==> inputs of run a <==
## top
module top(
        clk, reset, up, down, hsync, vsync, rgb, pmod_switch, pause_switch,
         MISO, SW, SS, MOSI, SCLK, LED, an, seg
    );
     input clk;
     input reset;
     input up;
     input down;
     input pmod_switch;
     input pause_switch;
     output hsync;
     output vsync;
     output [11:0] rgb;
     input MISO;					 
     input [2:0] SW;             
     output SS;                     
     output MOSI;                 
     output SCLK;                 
     output [2:0] LED;			 
     output [3:0] an;			 
     output [6:0] seg;             
     wire w_reset, w_up, w_down, w_vid_on, w_p_tick;
     wire [9:0] w_x, w_y;
     reg [11:0] rgb_reg;
     wire [11:0] rgb_next;
     wire SS;						 
     wire MOSI;                     
     wire SCLK;                     
     reg [2:0] LED;                 
     wire [3:0] an;                 
     wire [6:0] seg;             
     wire [7:0] sndData;
     wire sndRec;
     wire [39:0] jstkData;
     wire [9:0] posData;
     wire score;
     wire [3:0] dig0, dig1, dig2, dig3;
     reg d_inc, d_clr;
     PmodJSTK PmodJSTK_Int(
             .CLK(clk),
             .RST(reset),
             .sndRec(sndRec),
             .DIN(sndData),
             .MISO(MISO),
             .SS(SS),
             .SCLK(SCLK),
             .MOSI(MOSI),
             .DOUT(jstkData)
                 );
      clk5Hz genSndRec(
             .CLK(clk),
             .RST(reset),
             .CLKOUT(sndRec)
     );
      assign posData = {jstkData[25:24], jstkData[39:32]};
      assign sndData = {8'b100000, {SW[1], SW[2]}};
      always @(*) begin
              if(reset == 1'b1) begin
                      LED = 3'b000;
              end
              else begin
                      LED = {jstkData[1], {jstkData[2], jstkData[0]}};
              end
      end
     VGAdriver vga(.clk(clk), .reset(w_reset), .video_on(w_vid_on), .hsync(hsync), .vsync(vsync), .p_tick(w_p_tick), .x(w_x), .y(w_y));
     pixelGenerator pg(.clk(clk), .reset(w_reset), .up(w_up), .down(w_down),.video_on(w_vid_on), .x(w_x), .y(w_y), .switch(pmod_switch), .posdata(posData), .score(score), .pause(pause_switch), .rgb(rgb_next));
     debouncer btReset(.clk(clk), .btn_in(reset), .btn_out(w_reset));
     debouncer btnU(.clk(clk), .btn_in(up), .btn_out(w_up));
  ...
Settings: LEC_CHECK=0, ABC_AREA=0, CAP_MARGIN=10, CELL_PAD_IN_SITES_DETAIL_PLACEMENT=0, CELL_PAD_IN_SITES_GLOBAL_PLACEMENT=3, CORE_ASPECT_RATIO=0.88, CORE_MARGIN=4, CORE_UTILIZATION=66, CTS_CLUSTER_SIZE=21, GPL_ROUTABILITY_DRIVEN=0, GPL_TIMING_DRIVEN=0, HOLD_SLACK_MARGIN=0.08, MAX_ROUTING_LAYER=met5, MIN_ROUTING_LAYER=met2, PLACE_DENSITY_LB_ADDON=0.0, SETUP_SLACK_MARGIN=-0.19, SLEW_MARGIN=0, TNS_END_PERCENT=15; clock period 4.34 ns.
run.sh (not shown) runs the stock make flow with config.mk's settings and CLKGATE_MAP_FILE=.
==> run b (differences from run a) <==
ABC_AREA = unset   (was 0)
CAP_MARGIN = 20   (was 10)
CELL_PAD_IN_SITES_DETAIL_PLACEMENT = unset   (was 0)
CELL_PAD_IN_SITES_GLOBAL_PLACEMENT = unset   (was 3)
CORE_ASPECT_RATIO = unset   (was 0.88)
CORE_MARGIN = 2   (was 4)
CORE_UTILIZATION = 40   (was 66)
CTS_CLUSTER_SIZE = unset   (was 21)
GPL_ROUTABILITY_DRIVEN = unset   (was 0)
GPL_TIMING_DRIVEN = unset   (was 0)
HOLD_SLACK_MARGIN = unset   (was 0.08)
MAX_ROUTING_LAYER = unset   (was met5)
MIN_ROUTING_LAYER = unset   (was met2)
PLACE_DENSITY_LB_ADDON = unset   (was 0.0)
SETUP_SLACK_MARGIN = unset   (was -0.19)
SLEW_MARGIN = 20   (was 0)
TNS_END_PERCENT = unset   (was 15)
==> flow/constraint.sdc (replaced) <==
create_clock -name core_clock -period 5.12 [get_ports {clk}]
set_input_delay 1.0240 -clock core_clock [delete_from_list [all_inputs] [get_ports {clk}]]
set_output_delay 1.0240 -clock core_clock [all_outputs]
set_load 0.01 [all_outputs]
==> summary of the runs <==
- Run a failed in global placement without I/O on FLW-0024. Run b completed with no timing, DRC or antenna violations.
- Die area: run a is lower than run b (about 35%).
- In synthesized area, run b and run a do not differ.
- In synthesized cell count, run a and run b do not differ.

---

==> inputs of build 82 <==
Starting RTL as in the previous note.
Settings: LEC_CHECK=0, ABC_AREA=1, CAP_MARGIN=10, CELL_PAD_IN_SITES_DETAIL_PLACEMENT=2, CELL_PAD_IN_SITES_GLOBAL_PLACEMENT=3, CORE_ASPECT_RATIO=0.88, CORE_MARGIN=4, CORE_UTILIZATION=66, CTS_CLUSTER_SIZE=21, GPL_ROUTABILITY_DRIVEN=0, GPL_TIMING_DRIVEN=0, HOLD_SLACK_MARGIN=0.08, MAX_ROUTING_LAYER=met5, MIN_ROUTING_LAYER=met2, PLACE_DENSITY_LB_ADDON=0.0, SETUP_SLACK_MARGIN=-0.19, SLEW_MARGIN=0; clock period 4.34 ns.
==> inputs of trial 60, as changes to build 82 <==
ABC_AREA = not set   (was 1)
CAP_MARGIN = 35   (was 10)
CELL_PAD_IN_SITES_DETAIL_PLACEMENT = 0   (was 2)
CELL_PAD_IN_SITES_GLOBAL_PLACEMENT = not set   (was 3)
CORE_ASPECT_RATIO = not set   (was 0.88)
CORE_MARGIN = 2   (was 4)
CORE_UTILIZATION = 72   (was 66)
CTS_CLUSTER_SIZE = not set   (was 21)
GPL_TIMING_DRIVEN = 1   (was 0)
HOLD_SLACK_MARGIN = not set   (was 0.08)
MAX_ROUTING_LAYER = not set   (was met5)
MIN_ROUTING_LAYER = met1   (was met2)
PLACE_DENSITY_LB_ADDON = not set   (was 0.0)
SETUP_SLACK_MARGIN = -0.43   (was -0.19)
==> flow/constraint.sdc (replaced) <==
create_clock -name core_clock -period 5.6 [get_ports {clk}]
set_input_delay 1.1200 -clock core_clock [delete_from_list [all_inputs] [get_ports {clk}]]
set_output_delay 1.1200 -clock core_clock [all_outputs]
set_load 0.01 [all_outputs]
==> results <==
| item | build 82 | trial 60 |
|---|---|---|
| Synth Seq Share | 37.3% | 37.7% |
| Cells in synth_stat.txt | 1916 | 1613 |
| Area share of the largest cell type after synthesis | 36.7% | 37.0% |
| Area of the mapped netlist | 14100 sq um | 14000 sq um |
| Mean post-synth cell area | 7.37 sq um | 8.68 sq um |
| Number of enable flip-flop cells | 3 | 3 |
| Post-synthesis xor/xnor area fraction | 2.79% | 6.96% |
| Standard cell core area | 20700 sq um | 18900 sq um |
| Count of mapped cells out of synthesis | 1916 | 1613 |
| Ao+oa area frac | 15.0% | 15.7% |
| Share of cell area taken by muxes after synthesis | 0.0797% | 2.55% |
| Yosys stat area | 14100 sq um | 14000 sq um |
| Die span in x | 164 microns | 143 microns |
| Chip Area | 23800 sq um | 20600 sq um |
| FP Util | 68.2% | 74.1% |
| Most instantiated library cell after synthesis | sky130_fd_sc_hd__nand2_1 | sky130_fd_sc_hd__dfxtp_1 |
| Result of the run | aborted with a tool error | timing/DRC/antenna clean |
| Last stage reached | global placement without I/O (3_1_place_gp_skip_io) | - |
| Placement row count | 49 | 50 |
| Count of cell types in the netlist | 58 | 91 |
| Net count after synthesis | 2047 | 1744 |
| Adder Share, Synth | 10.9% | 11.0% |
| Simple-Gate Area Share | 25.2% | 21.0% |
| Die y size | 145 microns | 143 microns |

---

==> v18 <==
top again, from the RTL that the note above started with.
==> flow/config.mk <==
export PLATFORM = sky130hd
export DESIGN_NAME = top
export DESIGN_NICKNAME = top
export VERILOG_FILES = /design/flow/design.v
export SDC_FILE = /design/flow/constraint.sdc
export NUM_CORES = 4
export LEC_CHECK = 0
export CAP_MARGIN = 0
export CORE_MARGIN = 2
export CORE_UTILIZATION = 72
export CTS_CLUSTER_DIAMETER = 54
export HOLD_SLACK_MARGIN = -0.09
export PLACE_DENSITY = 0.35
export SETUP_SLACK_MARGIN = -0.55
export SLEW_MARGIN = 20
==> flow/constraint.sdc <==
create_clock -name core_clock -period 5.81 [get_ports {clk}]
set_input_delay 1.1620 -clock core_clock [delete_from_list [all_inputs] [get_ports {clk}]]
set_output_delay 1.1620 -clock core_clock [all_outputs]
set_load 0.01 [all_outputs]
==> v6 (differences from v18) <==
- ABC_AREA: unset -> 1
- CAP_MARGIN: 0 -> 20
- CORE_UTILIZATION: 72 -> 70
- CTS_CLUSTER_DIAMETER: 54 -> unset
- CTS_CLUSTER_SIZE: unset -> 15
- HOLD_SLACK_MARGIN: -0.09 -> unset
- PLACE_DENSITY: 0.35 -> 0.74
- SETUP_SLACK_MARGIN: -0.55 -> 0.5
==> flow/constraint.sdc (replaced) <==
create_clock -name core_clock -period 3.48 [get_ports {clk}]
set_input_delay 0.6960 -clock core_clock [delete_from_list [all_inputs] [get_ports {clk}]]
set_output_delay 0.6960 -clock core_clock [all_outputs]
set_load 0.01 [all_outputs]
==> v2 (differences from v18) <==
- ABC_AREA: unset -> 1
- CAP_MARGIN: 0 -> 20
- CTS_CLUSTER_DIAMETER: 54 -> 366
- CTS_CLUSTER_SIZE: unset -> 15
- HOLD_SLACK_MARGIN: -0.09 -> 0.3
- PLACE_DENSITY: 0.35 -> 0.74
- SETUP_SLACK_MARGIN: -0.55 -> 0.27
==> flow/constraint.sdc (replaced) <==
create_clock -name core_clock -period 2.84 [get_ports {clk}]
set_input_delay 0.5680 -clock core_clock [delete_from_list [all_inputs] [get_ports {clk}]]
set_output_delay 0.5680 -clock core_clock [all_outputs]
set_load 0.01 [all_outputs]
==> v37 (differences from v18) <==
- CAP_MARGIN: 0 -> 20
- CORE_UTILIZATION: 72 -> 50
- CTS_CLUSTER_DIAMETER: 54 -> unset
- CTS_CLUSTER_SIZE: unset -> 95
- HOLD_SLACK_MARGIN: -0.09 -> unset
- PLACE_DENSITY: 0.35 -> unset
- SETUP_SLACK_MARGIN: -0.55 -> unset
==> flow/constraint.sdc (replaced) <==
create_clock -name core_clock -period 6.15 [get_ports {clk}]
set_input_delay 1.2300 -clock core_clock [delete_from_list [all_inputs] [get_ports {clk}]]
set_output_delay 1.2300 -clock core_clock [all_outputs]
set_load 0.01 [all_outputs]
==> impl_metrics.yaml <==
# implementation run metrics
run_status:
  status: "complete, no violations"
power:
  pwr-share-seq_pct: 49.9
  power_frac_clock_pct: 47.8
  pg_seq_mw: 1.72
floorplanning:
  tap_cells: 378
setup_path:
  reg2regPathDepth: 12
job:
  warning_count: 53
synth:
  synthTopCellsByArea: "dfxtp_1 (37%), ha_1 (11%), nor2_1 (5.5%), xnor2_1 (3.9%), a21oi_1 (3.5%)"
finish:
  seq_share_pct: 34.12
  clock_area_share_pct: 5.954
  logic_area_sq_mm: 0.008036
  stdcell_area_sq_mm: 0.01547
timing:
  whs_ps: 325.2
  finalSetupViolations: 0
grt:
  grt_max_degree: 96
routing:
  wl_met1_microns: 15230
  first_iter_violations: 765
Source of the figures above: v37

==> impl_metrics.yaml <==
# implementation run metrics
run_status:
  so_faults: "negative setup slack"
  status: "failed layout checks"
timing:
  setup_ws_ps: -186.4
  finalSetupViolations: 16
  whs_ps: 325.8
finish:
  stdcell_area_sq_mm: 0.01635
  clock_area_share_pct: 3.368
power:
  pg_seq_mw: 3.73
  power_frac_clock_pct: 39.9
  pwr-share-seq_pct: 56.9
routing:
  wl_met1_microns: 14980
grt:
  grt_max_degree: 42
setup_path:
  reg2regPathDepth: 17
Source of the figures above: v2

==> impl_metrics.yaml <==
# implementation run metrics
job:
  warning_count: 56
synth:
  synthTopCellsByArea: "dfxtp_1 (37%), ha_1 (10%), nand2_1 (9.2%), a21oi_1 (6.5%), inv_1 (6.5%)"
run_status:
  status: "complete, no violations"
floorplanning:
  tap_cells: 265
power:
  power_frac_clock_pct: 49.7
  pwr-share-seq_pct: 47.7
finish:
  seq_share_pct: 32.86
  logic_area_sq_mm: 0.007836
  stdcell_area_sq_mm: 0.01612
setup_path:
  reg2regPathDepth: 17
  crit_start: "pg.y_ball_reg[2]$_SDFFE_PP0P_"
timing:
  whs_ps: 326.5
routing:
  first_iter_violations: 1009
Source of the figures above: v6

==> impl_metrics.yaml <==
# implementation run metrics
synth:
  synthTopCellsByArea: "dfxtp_1 (37%), ha_1 (11%), nor2_1 (5.5%), xnor2_1 (3.9%), a21oi_1 (3.5%)"
routing:
  wl_met1_microns: 13770
  first_iter_violations: 796
finish:
  inverters: 81
  logic_area_sq_mm: 0.008023
  seq_share_pct: 34.35
  stdcell_area_sq_mm: 0.01536
  clock_area_share_pct: 6.395
power:
  power_frac_clock_pct: 49.1
clock_network:
  post_cts_buffers: 0
job:
  warning_count: 55
run_status:
  status: "complete, no violations"
floorplanning:
  tap_cells: 260
Source of the figures above: v18


---

==> trial 72 <==
top again, from the RTL that the note above started with.
clock: 10.0 ns
lec_check: 0
cap_margin: 20
core_margin: 2
core_utilization: 40
cts_cluster_size: 92
gpl_routability_driven: 0
hold_slack_margin: 0.12
max_routing_layer: met4
min_routing_layer: met2
slew_margin: 20
tns_end_percent: 30
==> build 16: changes against trial 72 <==
==> flow/config.mk (replaced) <==
export PLATFORM = sky130hd
export DESIGN_NAME = top
export DESIGN_NICKNAME = top
export VERILOG_FILES = /design/flow/design.v
export SDC_FILE = /design/flow/constraint.sdc
export NUM_CORES = 4
export LEC_CHECK = 0
export CAP_MARGIN = 20
export CORE_MARGIN = 2
export CORE_UTILIZATION = 17
export SLEW_MARGIN = 20
==> flow/constraint.sdc (replaced) <==
create_clock -name core_clock -period 13.7 [get_ports {clk}]
set_input_delay 2.7400 -clock core_clock [delete_from_list [all_inputs] [get_ports {clk}]]
set_output_delay 2.7400 -clock core_clock [all_outputs]
set_load 0.01 [all_outputs]
==> notes <==
Trial 72 reached the layout checks and failed them: design-rule violations. Build 16 finished with timing, DRC and antenna clean.
Between build 16 and trial 72, the lower design area is in trial 72 (gap about 4%, measured against trial 72).
In critical path depth, trial 72 and build 16 do not differ.
In build 16 the combinational power is lower than in trial 72, by 29%.
In build 16 the global-route usage is lower than in trial 72, by 20 points.
Against build 16, the sequential power of trial 72 is higher by about 37%.
Area after synthesis is the same in trial 72 and build 16.

---

==> inputs of run G <==
top again, from the RTL that the note above started with.
Settings: LEC_CHECK=0, ABC_AREA=1, CAP_MARGIN=20, CORE_MARGIN=2, CORE_UTILIZATION=72, CTS_CLUSTER_SIZE=15, HOLD_SLACK_MARGIN=-0.09, SETUP_SLACK_MARGIN=0.46, SLEW_MARGIN=20; clock period 2.96 ns.
==> run H: changes against run G <==
==> flow/config.mk (replaced) <==
export PLATFORM = sky130hd
export DESIGN_NAME = top
export DESIGN_NICKNAME = top
export VERILOG_FILES = /design/flow/design.v
export SDC_FILE = /design/flow/constraint.sdc
export NUM_CORES = 4
export LEC_CHECK = 0
export CAP_MARGIN = 20
export CORE_MARGIN = 2
export CORE_UTILIZATION = 64
export SLEW_MARGIN = 20
==> flow/constraint.sdc (replaced) <==
create_clock -name core_clock -period 5.14 [get_ports {clk}]
set_input_delay 1.0280 -clock core_clock [delete_from_list [all_inputs] [get_ports {clk}]]
set_output_delay 1.0280 -clock core_clock [all_outputs]
set_load 0.01 [all_outputs]
==> qor summary <==
quantity                                                            run G         run H
Run status                                                failed layout checks  timing/DRC/antenna clean
Violated checks                                      negative setup slack             -
Placer Congestion                                                  0.9232        0.8898
Detailed-placement wirelength estimate                           22.78 mm      20.69 mm
Cells after synthesis                                                1916          1613
Worst hold margin                                               0.3313 ns     0.3247 ns
Pleak                                                         0.006799 uW   0.005933 uW
Crit-path max cell delay                                          0.36 ns       0.58 ns
Reg-to-Reg End                                               gs.r_dig3[3]  gs.r_dig2[3]
Max-area cell share                                                36.71%        37.04%
AND/OR/NAND/NOR Cells, Area Fraction                               25.19%        21.02%
Global-route wire length before repair                           56.88 mm      51.38 mm
Number of setup violations in the final report                         10             0
Worst min-delay path endpoint                                  btReset.r3       btnD.r2
Clk ins delay skew pair                                           0.57 ns       0.53 ns
Final period util                                                  103.4%        85.05%
Proportion of power drawn by flip-flops and latches                 49.7%         48.5%
Power is estimated from default activity; no workload was simulated.
